==> inputs of build 32 <==
==> flow/design.v <==
module DCT(input clk,
           input signed[11:0]a0,a1,a2,a3,a4,a5,a6,a7,
           output reg signed[11:0]b0,b1,b2,b3,b4,b5,b6,b7);
  wire [11:0] c1 = 12'b011111011000;
  wire [11:0] c2 = 12'b011101100100;
  wire [11:0] c3 = 12'b011010100110;
  wire [11:0] c4 = 12'b010110101000;
  wire [11:0] c5 = 12'b010001110001;
  wire [11:0] c6 = 12'b001100001111;
  wire [11:0] c7 = 12'b000110001111;
  wire signed [11:0] f07,f0_7,f16,f1_6,f25,f2_5,f34,f3_4;
  wire signed [11:0] f0734,f07_34,f1625,f16_25;
  wire signed [11:0] sum,diff;
  wire signed [11:0] x0,x1,x2,x3,x4,x5,x6,x7;
  wire signed[23:0]m8,m9,m10,m11,m12,m13,m14,m15,m16,m17,m18,m19,m20,m21,m22,m23,m24,m25,m26,m27;
  wire signed [23:0] m0,m1,m2,m3,m4,m5,m6,m7;
  reg [11:0] r0[7:0],r1[7:0],r2[7:0],r3[7:0],r4[7:0],r5[7:0],r6[7:0],r7 [7:0];
  wire [2:0] count = 0;
  add_sub B1(f07,f0_7,a0,a7);
  add_sub B2(f16,f1_6,a1,a6);
  add_sub B3(f25,f2_5,a2,a5);
  add_sub B4(f34,f3_4,a3,a4);
  add_sub B5(f0734,f07_34,f07,f34);
  add_sub B6(f1625,f16_25,f16,f25);
  add_sub B7(sum,diff,f0734,f1625);
  multiplier M1(m0,sum,c4);
  multiplier M2(m4,diff,c4);
  multiplier M3(m8,f07_34,c2);
  multiplier M4(m9,f16_25,c6);
  assign m2 = m8+m9;
  multiplier M5(m10,f07_34,c6);
  multiplier M6(m11,f16_25,c2);
  assign m6 = m10-m11;
  multiplier M7(m12,f0_7,c1);
  multiplier M8(m13,f0_7,c3);
  multiplier M9(m14,f0_7,c5);
  multiplier M10(m15,f0_7,c7);
  multiplier M11(m16,f1_6,c1);
  multiplier M12(m17,f1_6,c3);
  multiplier M13(m18,f1_6,c5);
  multiplier M14(m19,f1_6,c7);
  multiplier M15(m20,f2_5,c1);
  multiplier M16(m21,f2_5,c3);
  multiplier M17(m22,f2_5,c5);
  multiplier M18(m23,f2_5,c7);
  multiplier M19(m24,f3_4,c1);
  multiplier M20(m25,f3_4,c3);
  multiplier M21(m26,f3_4,c5);
  multiplier M22(m27,f3_4,c7);
  assign m1 = m12+m17+m22+m27;
  assign m3 = m13-m19-m20-m26;
  assign m5 = m14-m16+m23+m25;
  assign m7 = m15-m18+m21-m24;
  assign x0 = m0>>12;
  assign x1 = m1>>12;
  assign x2 = m2>>12;
  assign x3 = m3>>12;  
  assign x4 = m4>>12;
  assign x5 = m5>>12;
  assign x6 = m6>>12;
  assign x7 = m7>>12;
  always @(posedge clk)begin
    {b0,b1,b2,b3,b4,b5,b6,b7} <= {x0,x1,x2,x3,x4,x5,x6,x7};
  end
endmodule
module add_sub(
  output reg [11:0] sum,diff,                                           
  input [11:0] x,y                                                      
    );
always @(x or y)
begin
  sum=x+y;
  diff=x-y;
end
endmodule
module multiplier(
  output reg [23:0]out,
  input signed[11:0] x,y
);
  always @(x,y)begin
    out = x*y;
  end
endmodule
module block_mem(input clk,reset,wr,
		 input [11:0] in1,in2,in3,in4,in5,in6,in7,in8,
                 output reg [11:0] out0,out1,out2,out3,out4,out5,out6,out7
		);
  reg [11:0] mem_block[63:0];
reg [2:0] x,y;
  always@(posedge clk)
begin
	if(reset)
	begin
		x=0;
		y=0;
	end
	else if(wr==1)
	begin
      mem_block[(x*8)+0]<= in1;
      mem_block[(x*8)+1]<= in2;
      mem_block[(x*8)+2]<= in3;
      mem_block[(x*8)+3]<= in4;
      mem_block[(x*8)+4]<= in5;
      mem_block[(x*8)+5]<= in6;
      mem_block[(x*8)+6]<= in7;
      mem_block[(x*8)+7]<= in8;
		x<=x+1;
	end
  else if(wr==1'b0)
	begin
		out0 <=mem_block[y];
      out1 <=mem_block[8+y];
      out2 <=mem_block[16+y];
      out3 <=mem_block[24+y];
      out4 <=mem_block[32+y];
      out5 <=mem_block[40+y];
      out6 <=mem_block[48+y];
      out7 <=mem_block[56+y];
		y<= y+1;
	end
end
endmodule
module Full_DCT(input clk,wr_1,wr_2,reset,
           input [11:0]a0,a1,a2,a3,a4,a5,a6,a7,
           output signed[11:0]b0,b1,b2,b3,b4,b5,b6,b7);
  wire [11:0] r0,r1,r2,r3,r4,r5,r6,r7;
  DCT uut(clk,a0,a1,a2,a3,a4,a5,a6,a7,r0,r1,r2,r3,r4,r5,r6,r7);
  reg [11:0] R0,R1,R2,R3,R4,R5,R6,R7;
  wire [11:0] m10,m11,m12,m13,m14,m15,m16,m17;
  wire [11:0] m20,m21,m22,m23,m24,m25,m26,m27;
  reg dwr_1,dwr_2;
  always @(posedge clk)begin
    dwr_1 <= wr_1;
  end
  block_mem M1(clk,reset,dwr_1,
               r0,r1,r2,r3,r4,r5,r6,r7,
		       m10,m11,m12,m13,m14,m15,m16,m17
		      );
  always @(*) begin
    case(dwr_1)
      1'b0 : begin
            R0 = m10;
            R1 = m11;
            R2 = m12;
            R3 = m13;
            R4 = m14;
            R5 = m15;
            R6 = m16;
            R7 = m17;
      end
      default :begin
            R0 = 0;
            R1 = 0;
            R2 = 0;
            R3 = 0;
            R4 = 0;
            R5 = 0;
            R6 = 0;
            R7 = 0;
      end
      endcase
  end
  DCT uut1(clk,R0,R1,R2,R3,R4,R5,R6,R7,b0,b1,b2,b3,b4,b5,b6,b7);
endmodule
==> flow/run.sh <==
#!/bin/bash
# the make line also repeats each setting of config.mk as NAME=value (left out here)
make -C /OpenROAD-flow-scripts/flow DESIGN_CONFIG=/design/flow/config.mk WORK_HOME=/design/flow/orfs CLKGATE_MAP_FILE= finish
==> flow/config.mk <==
export PLATFORM = sky130hd
export DESIGN_NAME = Full_DCT
export DESIGN_NICKNAME = Full_DCT
export VERILOG_FILES = /design/flow/design.v
export SDC_FILE = /design/flow/constraint.sdc
export NUM_CORES = 4
export LEC_CHECK = 0
export CAP_MARGIN = 20
export CORE_ASPECT_RATIO = 0.53
export CORE_MARGIN = 2
export CORE_UTILIZATION = 70
export CTS_CLUSTER_SIZE = 34
export PLACE_DENSITY_LB_ADDON = 0.0
export SETUP_SLACK_MARGIN = 2.85
export SLEW_MARGIN = 20
==> flow/constraint.sdc <==
create_clock -name core_clock -period 10.1 [get_ports {clk}]
set_input_delay 2.0200 -clock core_clock [delete_from_list [all_inputs] [get_ports {clk}]]
set_output_delay 2.0200 -clock core_clock [all_outputs]
set_load 0.01 [all_outputs]
==> inputs of trial 31, as changes to build 32 <==
==> flow/config.mk (replaced) <==
export PLATFORM = sky130hd
export DESIGN_NAME = Full_DCT
export DESIGN_NICKNAME = Full_DCT
export VERILOG_FILES = /design/flow/design.v
export SDC_FILE = /design/flow/constraint.sdc
export NUM_CORES = 4
export LEC_CHECK = 0
export CAP_MARGIN = 20
export CORE_MARGIN = 2
export CORE_UTILIZATION = 9
export SLEW_MARGIN = 20
==> flow/constraint.sdc (replaced) <==
create_clock -name core_clock -period 19.7 [get_ports {clk}]
set_input_delay 3.9400 -clock core_clock [delete_from_list [all_inputs] [get_ports {clk}]]
set_output_delay 3.9400 -clock core_clock [all_outputs]
set_load 0.01 [all_outputs]
==> inputs of build 28, as changes to build 32 <==
==> flow/config.mk (replaced) <==
export PLATFORM = sky130hd
export DESIGN_NAME = Full_DCT
export DESIGN_NICKNAME = Full_DCT
export VERILOG_FILES = /design/flow/design.v
export SDC_FILE = /design/flow/constraint.sdc
export NUM_CORES = 4
export LEC_CHECK = 0
export CAP_MARGIN = 20
export CORE_MARGIN = 2
export CORE_UTILIZATION = 57
export SETUP_SLACK_MARGIN = 2.23
export SLEW_MARGIN = 20
==> flow/constraint.sdc (replaced) <==
create_clock -name core_clock -period 11.9 [get_ports {clk}]
set_input_delay 2.3800 -clock core_clock [delete_from_list [all_inputs] [get_ports {clk}]]
set_output_delay 2.3800 -clock core_clock [all_outputs]
set_load 0.01 [all_outputs]
==> inputs of trial 75, as changes to build 32 <==
==> flow/config.mk (replaced) <==
export PLATFORM = sky130hd
export DESIGN_NAME = Full_DCT
export DESIGN_NICKNAME = Full_DCT
export VERILOG_FILES = /design/flow/design.v
export SDC_FILE = /design/flow/constraint.sdc
export NUM_CORES = 4
export LEC_CHECK = 0
export CAP_MARGIN = 20
export CORE_MARGIN = 2
export CORE_UTILIZATION = 65
export SETUP_SLACK_MARGIN = 2.82
export SLEW_MARGIN = 20
==> flow/constraint.sdc (replaced) <==
create_clock -name core_clock -period 15.0 [get_ports {clk}]
set_input_delay 3.0000 -clock core_clock [delete_from_list [all_inputs] [get_ports {clk}]]
set_output_delay 3.0000 -clock core_clock [all_outputs]
set_load 0.01 [all_outputs]
==> qor summary <==
| metric | build 28 | build 32 | trial 31 | trial 75 |
|---|---|---|---|---|
| Run status | finished with violations | stopped before the end | finished clean | finished clean |
| Failing step | - | 5_1_grt | - | - |
| Violated checks | negative setup slack | - | - | - |
| Data arrival time of the critical path | 13.00 ns | - | 17.28 ns | 13.58 ns |
| Capturing element of the worst setup path | uut.b3[11] | - | uut.b3[11] | uut.b3[9] |
| Floorplan Utilization | 57.2% | 70.2% | 9.02% | 65.4% |
| Final WL | 534,000 µm | - | 503,000 µm | 512,000 µm |
| Detail Route Antenna Nets | 0 | - | 0 | 0 |
| Crit-path most repeated cell | sky130_fd_sc_hd__inv_2 | - | - | sky130_fd_sc_hd__fa_1 |
| Clk_skew | 0.0772 ns | - | 0.0898 ns | 0.108 ns |
| Number of cells on the critical path | 50 | - | 46 | 53 |
| Hold Crit Start | uut.b0[7] | - | M1.x[2] | uut.b6[6] |
| Kind of end point of the critical path | flip-flop | - | flip-flop | flip-flop |
| Final setup slack of the worst path | -0.480 ns | - | 3.24 ns | 2.13 ns |
| Required time of the worst setup path | 12.52 ns | - | 20.52 ns | 15.72 ns |
| Iter 0 DRT Violations | 7,949 | - | 8,165 | 9,927 |
| Clock Path Buffers | 3 | 3 | 4 | 3 |
